Design sort_top, start of the top module:
module sort_top (
  input             clk,
  input      [31:0] a, b, c, d, e, f,
  output reg [31:0] m, n, o, p, q, r
);
make LEC_CHECK=0 ABC_AREA=1 CAP_MARGIN=15 CELL_PAD_IN_SITES_DETAIL_PLACEMENT=2 CORE_ASPECT_RATIO=1.65 CORE_MARGIN=3 CORE_UTILIZATION=25 CTS_CLUSTER_DIAMETER=215 CTS_CLUSTER_SIZE=46 GPL_ROUTABILITY_DRIVEN=0 GPL_TIMING_DRIVEN=0 MAX_ROUTING_LAYER=met5 PLACE_DENSITY_LB_ADDON=0.13 SETUP_SLACK_MARGIN=5.0 SLEW_MARGIN=20 TNS_END_PERCENT=50 finish   # period 29.1 ns
run.sh (not shown) runs the stock make flow with config.mk's settings and CLKGATE_MAP_FILE=.
The starting point ended with an error in global routing (5_1_grt) with GRT-0232.
Next try:
Settings changed: CAP_MARGIN 15 to 20, CORE_ASPECT_RATIO 1.65 to 0.59, CORE_UTILIZATION 25 to 31, CTS_CLUSTER_DIAMETER 215 to not set, PLACE_DENSITY set to 0.54, PLACE_DENSITY_LB_ADDON 0.13 to not set, TNS_END_PERCENT 50 to not set.
After rerunning: The changed run did not get past detailed placement (3_5_place_dp), error DPL-0033. Die area is lower by 19%. Synthesized area stays the same. Synthesized cell count is unchanged.
Next try:
Settings changed: ABC_AREA 1 to not set, CELL_PAD_IN_SITES_DETAIL_PLACEMENT 2 to not set, CORE_ASPECT_RATIO 0.59 to not set, CORE_MARGIN 3 to 2, CORE_UTILIZATION 31 to 58, CTS_CLUSTER_SIZE 46 to not set, GPL_ROUTABILITY_DRIVEN 0 to not set, GPL_TIMING_DRIVEN 0 to not set, MAX_ROUTING_LAYER met5 to not set, PLACE_DENSITY 0.54 to not set, SETUP_SLACK_MARGIN 5.0 to not set.
Clock period 29.1 ns to 18.7 ns, I/O delays scaled along.
Outcome: This time the run died in clock tree synthesis (4_1_cts) with DPL-0038. Area after synthesis goes up by 5.7%. Die size falls by 44%. Synthesized cell count falls by 7.0%.
Next try:
Settings changed: CTS_CLUSTER_DIAMETER set to 39, CTS_CLUSTER_SIZE set to 100, TNS_END_PERCENT set to 5.
Clock period 18.7 ns to 44.0 ns, I/O delays scaled along.
Effect: This time the run never finished: it broke off in global routing (5_1_grt). Die size is unchanged. Area after synthesis is unchanged. Synthesized cell count does not change.
Next try:
Settings changed: ABC_AREA set to 1, CORE_UTILIZATION 58 to 40, CTS_CLUSTER_DIAMETER 39 to not set, CTS_CLUSTER_SIZE 100 to not set, MAX_ROUTING_LAYER set to met4, MIN_ROUTING_LAYER set to met2, PLACE_DENSITY_LB_ADDON set to 0.18, TNS_END_PERCENT 5 to not set.
What happened:
- The new run failed in global routing (5_1_grt), error GRT-0116
- die area grows by well over a third
- area after synthesis shrinks by a few percent
- synthesized cell count grows by a little under a tenth
Next try:
Settings changed: ABC_AREA 1 to not set, CORE_UTILIZATION 40 to 57, MAX_ROUTING_LAYER met4 to not set, MIN_ROUTING_LAYER met2 to not set, PLACE_DENSITY_LB_ADDON 0.18 to not set.
Clock period 44.0 ns to 23.8 ns, I/O delays scaled along.
What happened: Now the flow ended with an error in clock tree synthesis (4_1_cts), error DPL-0033; area after synthesis rises by a few percent; die area goes down by a quarter to a third; synthesized cell count falls by a few percent.

Setup of garnet:
The RTL this note starts from:
==> flow/design.v <==
module sort_top (
  input             clk,
  input      [31:0] a, b, c, d, e, f,
  output reg [31:0] m, n, o, p, q, r
);
  reg  [31:0] a_q, b_q, c_q, d_q, e_q, f_q;
  wire [31:0] m_w, n_w, o_w, p_w, q_w, r_w;
  always @(posedge clk) begin
    a_q <= a; b_q <= b; c_q <= c; d_q <= d; e_q <= e; f_q <= f;
    m <= m_w; n <= n_w; o <= o_w; p <= p_w; q <= q_w; r <= r_w;
  end
  sort u_sort (
    .a(a_q), .b(b_q), .c(c_q), .d(d_q), .e(e_q), .f(f_q),
    .m(m_w), .n(n_w), .o(o_w), .p(p_w), .q(q_w), .r(r_w)
  );
endmodule

module sort(
  input [31:0]a,b,c,d,e,f,
  output reg [31:0]m,n,o,p,q,r);
  reg [31:0]mem[5:0];
  reg [31:0]t;
  always@(*)
    begin
      mem[0]=a;
      mem[1]=b;
      mem[2]=c;
      mem[3]=d;
      mem[4]=e;
      mem[5]=f;
      for(int i=0;i<6;i++)
        begin
          for(int j=0;j<5;j++)
            begin
              if(mem[j]<mem[j+1])
                begin
                  t = mem[j];
                  mem[j]=mem[j+1];
                  mem[j+1]=t;
                end
            end
        end
      m=mem[0];
      n=mem[1];
      o=mem[2];
      p=mem[3];
      q=mem[4];
      r=mem[5];
    end
endmodule
Settings: LEC_CHECK=0, ABC_AREA=0, CAP_MARGIN=20, CELL_PAD_IN_SITES_DETAIL_PLACEMENT=0, CORE_ASPECT_RATIO=0.59, CORE_MARGIN=3, CORE_UTILIZATION=42, CTS_CLUSTER_SIZE=90, GPL_ROUTABILITY_DRIVEN=1, GPL_TIMING_DRIVEN=1, MAX_ROUTING_LAYER=met5, PLACE_DENSITY=0.35, SLEW_MARGIN=20; clock period 23.8 ns.
What the final checks of garnet revealed, after a flow that finished every stage, was a layout that fails on setup timing.
diff inputs: garnet => cedar
# garnet
export LEC_CHECK = 0
export ABC_AREA = 0
export CAP_MARGIN = 20
export CELL_PAD_IN_SITES_DETAIL_PLACEMENT = 0
export CORE_ASPECT_RATIO = 0.59
export CORE_MARGIN = 3
export CORE_UTILIZATION = 42
export CTS_CLUSTER_SIZE = 90
export GPL_ROUTABILITY_DRIVEN = 1
export GPL_TIMING_DRIVEN = 1
export MAX_ROUTING_LAYER = met5
export PLACE_DENSITY = 0.35
export SLEW_MARGIN = 20
create_clock -name core_clock -period 23.8 [get_ports {clk}]
# cedar
export LEC_CHECK = 0
export ABC_AREA = 0
export CAP_MARGIN = 20
export CELL_PAD_IN_SITES_DETAIL_PLACEMENT = 0
export CORE_ASPECT_RATIO = 0.59
export CORE_MARGIN = 3
export CORE_UTILIZATION = 51
export CTS_CLUSTER_SIZE = 46
export GPL_ROUTABILITY_DRIVEN = 1
export GPL_TIMING_DRIVEN = 1
export MAX_ROUTING_LAYER = met5
export SLEW_MARGIN = 20
create_clock -name core_clock -period 23.8 [get_ports {clk}]
Notes after the runs:
cedar got as far as global routing (5_1_grt), where a tool error ended the run.
Placed instance area: cedar lower than garnet
Delta (cedar minus garnet): distinct cell type count of the synthesized netlist held; yosys synthesis chip area held; area fraction in full adders, half adders and majority gates about even; core area -18%.
Changes in ember relative to cedar:
# cedar
export LEC_CHECK = 0
export ABC_AREA = 0
export CAP_MARGIN = 20
export CELL_PAD_IN_SITES_DETAIL_PLACEMENT = 0
export CORE_ASPECT_RATIO = 0.59
export CORE_MARGIN = 3
export CORE_UTILIZATION = 51
export CTS_CLUSTER_SIZE = 46
export GPL_ROUTABILITY_DRIVEN = 1
export GPL_TIMING_DRIVEN = 1
export MAX_ROUTING_LAYER = met5
export SLEW_MARGIN = 20
create_clock -name core_clock -period 23.8 [get_ports {clk}]
# ember
export LEC_CHECK = 0
export CAP_MARGIN = 20
export CORE_MARGIN = 2
export CORE_UTILIZATION = 40
export SLEW_MARGIN = 20
create_clock -name core_clock -period 42.8 [get_ports {clk}]
--- outcome ---
- ember finished end to end and its layout was clean on timing, DRC and antenna.
- Number of buffers inserted to repair setup after CTS delta for ember relative to cedar: 160 lower
- ember vs. cedar: fraction of the core area occupied by cells at floorplan lower; die size now larger; horizontal die dimension fell by 14%.
- cedar → ember: routability congestion estimate from global placement saw a decrease; post-cts resize count saw a decrease; die boundary height saw an increase.
Relative to ember, the following input files were edited for violet:
# ember
export LEC_CHECK = 0
export CAP_MARGIN = 20
export CORE_MARGIN = 2
export CORE_UTILIZATION = 40
export SLEW_MARGIN = 20
create_clock -name core_clock -period 42.8 [get_ports {clk}]
# violet
export LEC_CHECK = 0
export CAP_MARGIN = 20
export CORE_MARGIN = 2
export CORE_UTILIZATION = 64
export SETUP_SLACK_MARGIN = 3.56
export SLEW_MARGIN = 20
export TNS_END_PERCENT = 5
create_clock -name core_clock -period 18.7 [get_ports {clk}]
Results
Reported for violet and ember, number of nets produced by synthesis turned out identical to the last digit.
The log for violet ends in detailed placement (3_5_place_dp) with error DPL-0038, so the run never completed.
violet ended with less width of the chip than ember.
violet ended with less chip footprint than ember.
Vertical die dimension: violet and ember compared, lower one is violet
Comparing violet against ember, there is no change at all in synthesized cell count.
diff inputs: violet => nickel
# violet
export LEC_CHECK = 0
export CAP_MARGIN = 20
export CORE_MARGIN = 2
export CORE_UTILIZATION = 64
export SETUP_SLACK_MARGIN = 3.56
export SLEW_MARGIN = 20
export TNS_END_PERCENT = 5
create_clock -name core_clock -period 18.7 [get_ports {clk}]
# nickel
export LEC_CHECK = 0
export ABC_AREA = 1
export CAP_MARGIN = 20
export CORE_MARGIN = 2
export CORE_UTILIZATION = 58
export CTS_CLUSTER_DIAMETER = 381
export MAX_ROUTING_LAYER = met4
export SETUP_SLACK_MARGIN = -1.91
export SLEW_MARGIN = 20
export TNS_END_PERCENT = 5
create_clock -name core_clock -period 24.0 [get_ports {clk}]
Notes after the runs:
Stage in which a tool error killed violet: detailed placement (3_5_place_dp). nickel: aborted in global routing (5_1_grt) (tool error). nickel vs. violet: number of instances in the synthesized netlist went up about 7.5%; number of distinct library cell variants in the gate-level netlist after synthesis went down 60%; core utilization before placement went down 5.9 points.

Starts from the design.v that is shown in full above.
export LEC_CHECK = 0
export ABC_AREA = 0
export CAP_MARGIN = 20
export CELL_PAD_IN_SITES_DETAIL_PLACEMENT = 2
export CORE_ASPECT_RATIO = 0.91
export CORE_MARGIN = 6
export CORE_UTILIZATION = 70
export CTS_CLUSTER_DIAMETER = 156
export GPL_TIMING_DRIVEN = 1
export MIN_ROUTING_LAYER = met1
export PLACE_DENSITY_LB_ADDON = 0.03
export SETUP_SLACK_MARGIN = 5.0
export SLEW_MARGIN = 20
create_clock -name core_clock -period 44.0 [get_ports {clk}]
The first run ended with an error in detailed placement (3_5_place_dp).
Change:
Settings changed: ABC_AREA 0 to 1, CORE_ASPECT_RATIO 0.91 to not set, CORE_UTILIZATION 70 to 40, CTS_CLUSTER_DIAMETER 156 to not set, GPL_TIMING_DRIVEN 1 to not set, MIN_ROUTING_LAYER met1 to not set, PLACE_DENSITY_LB_ADDON 0.03 to not set, SETUP_SLACK_MARGIN 5.0 to not set.
Outcome:
- The changed run aborted during detailed placement (3_5_place_dp)
- die size increases by well over a third
- area after synthesis drops by a few percent
- synthesized cell count increases by a little under a tenth
Change:
Settings changed: ABC_AREA 1 to 0, CELL_PAD_IN_SITES_DETAIL_PLACEMENT 2 to 0, CELL_PAD_IN_SITES_GLOBAL_PLACEMENT set to 2, CORE_MARGIN 6 to 2, CTS_CLUSTER_DIAMETER set to 300, CTS_CLUSTER_SIZE set to 10, MAX_ROUTING_LAYER set to met5, MIN_ROUTING_LAYER set to met2, PLACE_DENSITY_LB_ADDON set to 0.18, TNS_END_PERCENT set to 70.
The new run stopped in global routing (5_1_grt) on GRT-0116.
Synthesized cell count came out lower by 7.0%.
Die area came out higher by 1.0%.
Synthesized area went up by 5.7%.
Change:
Settings changed: ABC_AREA 0 to not set, CELL_PAD_IN_SITES_DETAIL_PLACEMENT 0 to not set, CELL_PAD_IN_SITES_GLOBAL_PLACEMENT 2 to not set, CORE_UTILIZATION 40 to 66, CTS_CLUSTER_DIAMETER 300 to not set, CTS_CLUSTER_SIZE 10 to not set, MAX_ROUTING_LAYER met5 to not set, MIN_ROUTING_LAYER met2 to not set, PLACE_DENSITY_LB_ADDON 0.18 to not set, TNS_END_PERCENT 70 to not set.
Clock period 44.0 ns to 14.7 ns, I/O delays scaled along.
Outcome: Now the flow aborted during detailed placement (3_5_place_dp) (DPL-0038). Synthesized area stays the same. Die area drops by 39%. Synthesized cell count stays the same.
Change:
Settings changed: ABC_AREA set to 1, CORE_UTILIZATION 66 to 69, CTS_CLUSTER_DIAMETER set to 231, CTS_CLUSTER_SIZE set to 100, PLACE_DENSITY set to 0.43.
Clock period 14.7 ns to 33.0 ns, I/O delays scaled along.
What happened: Now the flow stopped in global routing (5_1_grt) with GRT-0232. Die size is lower by roughly a tenth. Synthesized cell count climbs by a little under a tenth. Area after synthesis falls by a few percent.

RTL: the design.v shown in full above, as it stands there.
Settings: LEC_CHECK=0, ABC_AREA=1, CAP_MARGIN=20, CORE_MARGIN=2, CORE_UTILIZATION=72, CTS_CLUSTER_DIAMETER=394, CTS_CLUSTER_SIZE=98, PLACE_DENSITY=0.43, SETUP_SLACK_MARGIN=1.11, SLEW_MARGIN=20, TNS_END_PERCENT=15; clock period 19.7 ns.
The baseline stopped in detailed placement (3_5_place_dp) with DPL-0038.
Edit:
==> flow/config.mk (replaced) <==
export PLATFORM = sky130hd
export DESIGN_NAME = sort_top
export DESIGN_NICKNAME = sort_top
export VERILOG_FILES = /design/flow/design.v
export SDC_FILE = /design/flow/constraint.sdc
export NUM_CORES = 4
export LEC_CHECK = 0
export CAP_MARGIN = 20
export CORE_MARGIN = 2
export CORE_UTILIZATION = 17
export SLEW_MARGIN = 20
==> flow/constraint.sdc (replaced) <==
create_clock -name core_clock -period 54.2 [get_ports {clk}]
set_input_delay 10.8400 -clock core_clock [delete_from_list [all_inputs] [get_ports {clk}]]
set_output_delay 10.8400 -clock core_clock [all_outputs]
set_load 0.01 [all_outputs]
Outcome: With this change the flow produced a clean layout; die area is higher to 4.4 times its value; area after synthesis is higher by about 6%; synthesized cell count is lower by 7.0%.
Edit:
--- a/flow/config.mk
+++ b/flow/config.mk
@@ -10 +10,2 @@
-export CORE_UTILIZATION = 17
+export CORE_UTILIZATION = 57
+export SETUP_SLACK_MARGIN = 5.0
==> flow/constraint.sdc (replaced) <==
create_clock -name core_clock -period 38.2 [get_ports {clk}]
set_input_delay 7.6400 -clock core_clock [delete_from_list [all_inputs] [get_ports {clk}]]
set_output_delay 7.6400 -clock core_clock [all_outputs]
set_load 0.01 [all_outputs]
Result: Now the flow stopped in global routing (5_1_grt) on GRT-0116; synthesized area is unchanged; die size goes down by 70%; synthesized cell count does not change.
Edit:
--- a/flow/config.mk
+++ b/flow/config.mk
@@ -10,2 +10 @@
-export CORE_UTILIZATION = 57
-export SETUP_SLACK_MARGIN = 5.0
+export CORE_UTILIZATION = 40
==> flow/constraint.sdc (replaced) <==
create_clock -name core_clock -period 44.0 [get_ports {clk}]
set_input_delay 8.8000 -clock core_clock [delete_from_list [all_inputs] [get_ports {clk}]]
set_output_delay 8.8000 -clock core_clock [all_outputs]
set_load 0.01 [all_outputs]
The new run completed with no timing, DRC or antenna violations.
Area after synthesis does not change.
Die area went up by 42%.
Synthesized cell count stays the same.
Edit:
--- a/flow/config.mk
+++ b/flow/config.mk
@@ -8,3 +8,10 @@
-export CAP_MARGIN = 20
-export CORE_MARGIN = 2
-export CORE_UTILIZATION = 40
+export ABC_AREA = 0
+export CAP_MARGIN = 0
+export CELL_PAD_IN_SITES_DETAIL_PLACEMENT = 2
+export CORE_ASPECT_RATIO = 0.91
+export CORE_MARGIN = 6
+export CORE_UTILIZATION = 70
+export CTS_CLUSTER_DIAMETER = 156
+export GPL_TIMING_DRIVEN = 1
+export MIN_ROUTING_LAYER = met2
+export PLACE_DENSITY_LB_ADDON = 0.03
This time the run stopped in detailed placement (3_5_place_dp).
Die size goes down by 39%.
Synthesized cell count stays the same.
Synthesized area does not change.
Edit:
==> flow/config.mk (replaced) <==
export PLATFORM = sky130hd
export DESIGN_NAME = sort_top
export DESIGN_NICKNAME = sort_top
export VERILOG_FILES = /design/flow/design.v
export SDC_FILE = /design/flow/constraint.sdc
export NUM_CORES = 4
export LEC_CHECK = 0
export ABC_AREA = 1
export CAP_MARGIN = 20
export CELL_PAD_IN_SITES_DETAIL_PLACEMENT = 2
export CORE_MARGIN = 2
export CORE_UTILIZATION = 40
export CTS_CLUSTER_DIAMETER = 300
export MAX_ROUTING_LAYER = met4
export MIN_ROUTING_LAYER = met2
export PLACE_DENSITY_LB_ADDON = 0.18
export SLEW_MARGIN = 20
The new run died in detailed placement (3_5_place_dp) with DPL-0033.
Synthesized area shrinks by 5.4%.
Die area grows by 55%.
Synthesized cell count grows by 7.5%.
